## cordic_stage
module cordic_stage (clk, reset, X_i, Y_i, Z_i, X_O, Y_O, Z_O);
  input clk;
  input reset;
  input  signed [15:0] X_i;
  input  signed [15:0] Y_i;
  input  signed [15:0] Z_i;
  output signed [15:0] X_O;
  output signed [15:0] Y_O;
  output signed [15:0] Z_O;
wire signed [15:0] as_O_asx_w_st1, as_O_asy_w_st1, as_O_asz_w_st1; 
wire signed [15:0] X_w_st1_st2, Y_w_st1_st2, Z_w_st1_st2;
wire signed [15:0] mux_z_st1_out;
wire dff_st1_out, xor_st1;
xor xor_gate(xor_st1, Z_i[15], Z_i[14]);
mux_2to1 mux_st1(.in0(Z_i), .in1({{2{Z_i[14]}}, {Z_i[13:0]}}), .sel(xor_st1), .out(mux_z_st1_out));
dff dff_st1(.in(xor_st1), .out(dff_st1_out), .clk(clk), .reset(reset));
add_sub asx_st1(.as_in1(X_i), .as_in2(Y_i), .as_control(~(mux_z_st1_out[15])), .as_out(as_O_asx_w_st1));
reg16b  reg16bxout_st1(.reg_in(as_O_asx_w_st1), .reg_out(X_w_st1_st2), .clk(clk), .reset(reset));
add_sub asy_st1(.as_in1(Y_i), .as_in2(X_i), .as_control(mux_z_st1_out[15]), .as_out(as_O_asy_w_st1));
reg16b  reg16byout_st1(.reg_in(as_O_asy_w_st1), .reg_out(Y_w_st1_st2), .clk(clk), .reset(reset));
add_sub asz_st1(.as_in1(mux_z_st1_out), .as_in2(16'h2000), .as_control(~(mux_z_st1_out[15])), .as_out(as_O_asz_w_st1));
  ...
make LEC_CHECK=0 ABC_AREA=1 CAP_MARGIN=10 CELL_PAD_IN_SITES_GLOBAL_PLACEMENT=1 CORE_ASPECT_RATIO=0.66 CORE_MARGIN=2 CORE_UTILIZATION=66 CTS_CLUSTER_SIZE=45 MIN_ROUTING_LAYER=met2 SLEW_MARGIN=20 finish   # period 4.68 ns
run.sh (not shown) runs the stock make flow with config.mk's settings and CLKGATE_MAP_FILE=.
The starting point ended with an error in global placement without I/O (3_1_place_gp_skip_io) with GPL-0301.
Change:
==> flow/config.mk (replaced) <==
export PLATFORM = sky130hd
export DESIGN_NAME = cordic_stage
export DESIGN_NICKNAME = cordic_stage
export VERILOG_FILES = /design/flow/design.v
export SDC_FILE = /design/flow/constraint.sdc
export NUM_CORES = 4
export LEC_CHECK = 0
export CAP_MARGIN = 20
export CORE_MARGIN = 2
export CORE_UTILIZATION = 67
export CTS_CLUSTER_DIAMETER = 362
export SLEW_MARGIN = 20
==> flow/constraint.sdc (replaced) <==
create_clock -name core_clock -period 3.25 [get_ports {clk}]
set_input_delay 0.6500 -clock core_clock [delete_from_list [all_inputs] [get_ports {clk}]]
set_output_delay 0.6500 -clock core_clock [all_outputs]
set_load 0.01 [all_outputs]
Effect: This time the run went through all stages and came out clean; synthesized cell count went down by about a fifth; die area decreases by a few percent; synthesized area falls by a few percent.
Change:
--- a/flow/config.mk
+++ b/flow/config.mk
@@ -10,2 +10,2 @@
-export CORE_UTILIZATION = 67
-export CTS_CLUSTER_DIAMETER = 362
+export CORE_UTILIZATION = 70
+export CTS_CLUSTER_SIZE = 32
==> flow/constraint.sdc (replaced) <==
create_clock -name core_clock -period 3.17 [get_ports {clk}]
set_input_delay 0.6340 -clock core_clock [delete_from_list [all_inputs] [get_ports {clk}]]
set_output_delay 0.6340 -clock core_clock [all_outputs]
set_load 0.01 [all_outputs]
After rerunning:
- The changed run finished with negative setup slack left
- global-route usage came out higher by 2.9 points
- routed wire length came out higher by a few percent
- area after synthesis is unchanged
- utilization came out higher by 4.8 points
- worst setup slack got worse by 0.062 ns
- final cell count came out higher slightly
- first-iteration DRC count came out higher by about a fifth
- via count came out higher by a few percent
Change:
--- a/flow/config.mk
+++ b/flow/config.mk
@@ -10,2 +10 @@
-export CORE_UTILIZATION = 70
-export CTS_CLUSTER_SIZE = 32
+export CORE_UTILIZATION = 40
==> flow/constraint.sdc (replaced) <==
create_clock -name core_clock -period 3.52 [get_ports {clk}]
set_input_delay 0.7040 -clock core_clock [delete_from_list [all_inputs] [get_ports {clk}]]
set_output_delay 0.7040 -clock core_clock [all_outputs]
set_load 0.01 [all_outputs]
After rerunning: Now the flow completed with no timing, DRC or antenna violations. Sequential share of layout area rises by 0.51 points. Die size increases by 74%. Global-route usage goes down by 16 points. Design area drops by about 2.3%.

## willow
cordic_stage again, from the RTL that the note above started with.
Settings: LEC_CHECK=0, ABC_AREA=0, CAP_MARGIN=20, CELL_PAD_IN_SITES_GLOBAL_PLACEMENT=2, CORE_MARGIN=2, CORE_UTILIZATION=47, GPL_ROUTABILITY_DRIVEN=0, GPL_TIMING_DRIVEN=1, MAX_ROUTING_LAYER=met5, MIN_ROUTING_LAYER=met1, SLEW_MARGIN=20; clock period 4.81 ns.
Looking at the reports, willow completed the entire flow and the layout it produced met the timing, design-rule and antenna checks.
Relative to willow, the following input files were edited for sierra:
==> flow/config.mk <==
export PLATFORM = sky130hd
export DESIGN_NAME = cordic_stage
export DESIGN_NICKNAME = cordic_stage
export VERILOG_FILES = /design/flow/design.v
export SDC_FILE = /design/flow/constraint.sdc
export NUM_CORES = 4
export LEC_CHECK = 0
export CAP_MARGIN = 20
export CORE_MARGIN = 2
export CORE_UTILIZATION = 52
export SLEW_MARGIN = 20
==> flow/constraint.sdc <==
create_clock -name core_clock -period 3.52 [get_ports {clk}]
set_input_delay 0.7040 -clock core_clock [delete_from_list [all_inputs] [get_ports {clk}]]
set_output_delay 0.7040 -clock core_clock [all_outputs]
set_load 0.01 [all_outputs]
Findings:
- Of sierra and willow, willow shows the lower global-route met1 utilization, with sierra above it.
- The lower detailed-routing iteration count for the pre-antenna-repair pass of sierra and willow is in sierra.
- In sierra, total clock buffers created by CTS is lower than in willow.

Starting RTL as in the previous note.
Design cordic_stage, start of the top module:
module cordic_stage (clk, reset, X_i, Y_i, Z_i, X_O, Y_O, Z_O);
  input clk;
  input reset;
  input  signed [15:0] X_i;
  input  signed [15:0] Y_i;
  input  signed [15:0] Z_i;
  output signed [15:0] X_O;
  output signed [15:0] Y_O;
  output signed [15:0] Z_O;
wire signed [15:0] as_O_asx_w_st1, as_O_asy_w_st1, as_O_asz_w_st1; 
wire signed [15:0] X_w_st1_st2, Y_w_st1_st2, Z_w_st1_st2;
wire signed [15:0] mux_z_st1_out;
wire dff_st1_out, xor_st1;
xor xor_gate(xor_st1, Z_i[15], Z_i[14]);
mux_2to1 mux_st1(.in0(Z_i), .in1({{2{Z_i[14]}}, {Z_i[13:0]}}), .sel(xor_st1), .out(mux_z_st1_out));
dff dff_st1(.in(xor_st1), .out(dff_st1_out), .clk(clk), .reset(reset));
add_sub asx_st1(.as_in1(X_i), .as_in2(Y_i), .as_control(~(mux_z_st1_out[15])), .as_out(as_O_asx_w_st1));
reg16b  reg16bxout_st1(.reg_in(as_O_asx_w_st1), .reg_out(X_w_st1_st2), .clk(clk), .reset(reset));
  ...
clock: 4.68 ns
lec_check: 0
abc_area: 1
cap_margin: 25
cell_pad_in_sites_global_placement: 2
core_aspect_ratio: 0.66
core_margin: 2
core_utilization: 66
cts_cluster_size: 45
gpl_timing_driven: 0
min_routing_layer: met2
slew_margin: 20
The baseline aborted during 3_1_place_gp_skip_io.
Change:
--- a/flow/config.mk
+++ b/flow/config.mk
@@ -8,4 +8 @@
-export ABC_AREA = 1
-export CAP_MARGIN = 25
-export CELL_PAD_IN_SITES_GLOBAL_PLACEMENT = 2
-export CORE_ASPECT_RATIO = 0.66
+export CAP_MARGIN = 20
@@ -14,2 +10,0 @@
-export CTS_CLUSTER_SIZE = 45
-export GPL_TIMING_DRIVEN = 0
==> flow/constraint.sdc (replaced) <==
create_clock -name core_clock -period 2.39 [get_ports {clk}]
set_input_delay 0.4780 -clock core_clock [delete_from_list [all_inputs] [get_ports {clk}]]
set_output_delay 0.4780 -clock core_clock [all_outputs]
set_load 0.01 [all_outputs]
Effect:
- This time the run died in 5_1_grt, error GRT-0116
- area after synthesis went down by a few percent
- synthesized cell count went down by about a fifth
- die area went down by a few percent
Change:
--- a/flow/config.mk
+++ b/flow/config.mk
@@ -10 +10 @@
-export CORE_UTILIZATION = 66
+export CORE_UTILIZATION = 40
- The new run completed and failed the layout checks on negative setup slack
- die size climbs by well over a third
- synthesized area does not change
- synthesized cell count stays the same
Change:
--- a/flow/config.mk
+++ b/flow/config.mk
@@ -10,2 +10,3 @@
-export CORE_UTILIZATION = 40
-export MIN_ROUTING_LAYER = met2
+export CORE_UTILIZATION = 70
+export PLACE_DENSITY = 0.35
+export SETUP_SLACK_MARGIN = 0.92
==> flow/constraint.sdc (replaced) <==
create_clock -name core_clock -period 3.17 [get_ports {clk}]
set_input_delay 0.6340 -clock core_clock [delete_from_list [all_inputs] [get_ports {clk}]]
set_output_delay 0.6340 -clock core_clock [all_outputs]
set_load 0.01 [all_outputs]
The new run reached the layout checks and failed them: negative setup slack.
Worst setup slack is better by 0.32 ns.
Hold slack is better by 0.25 ns.
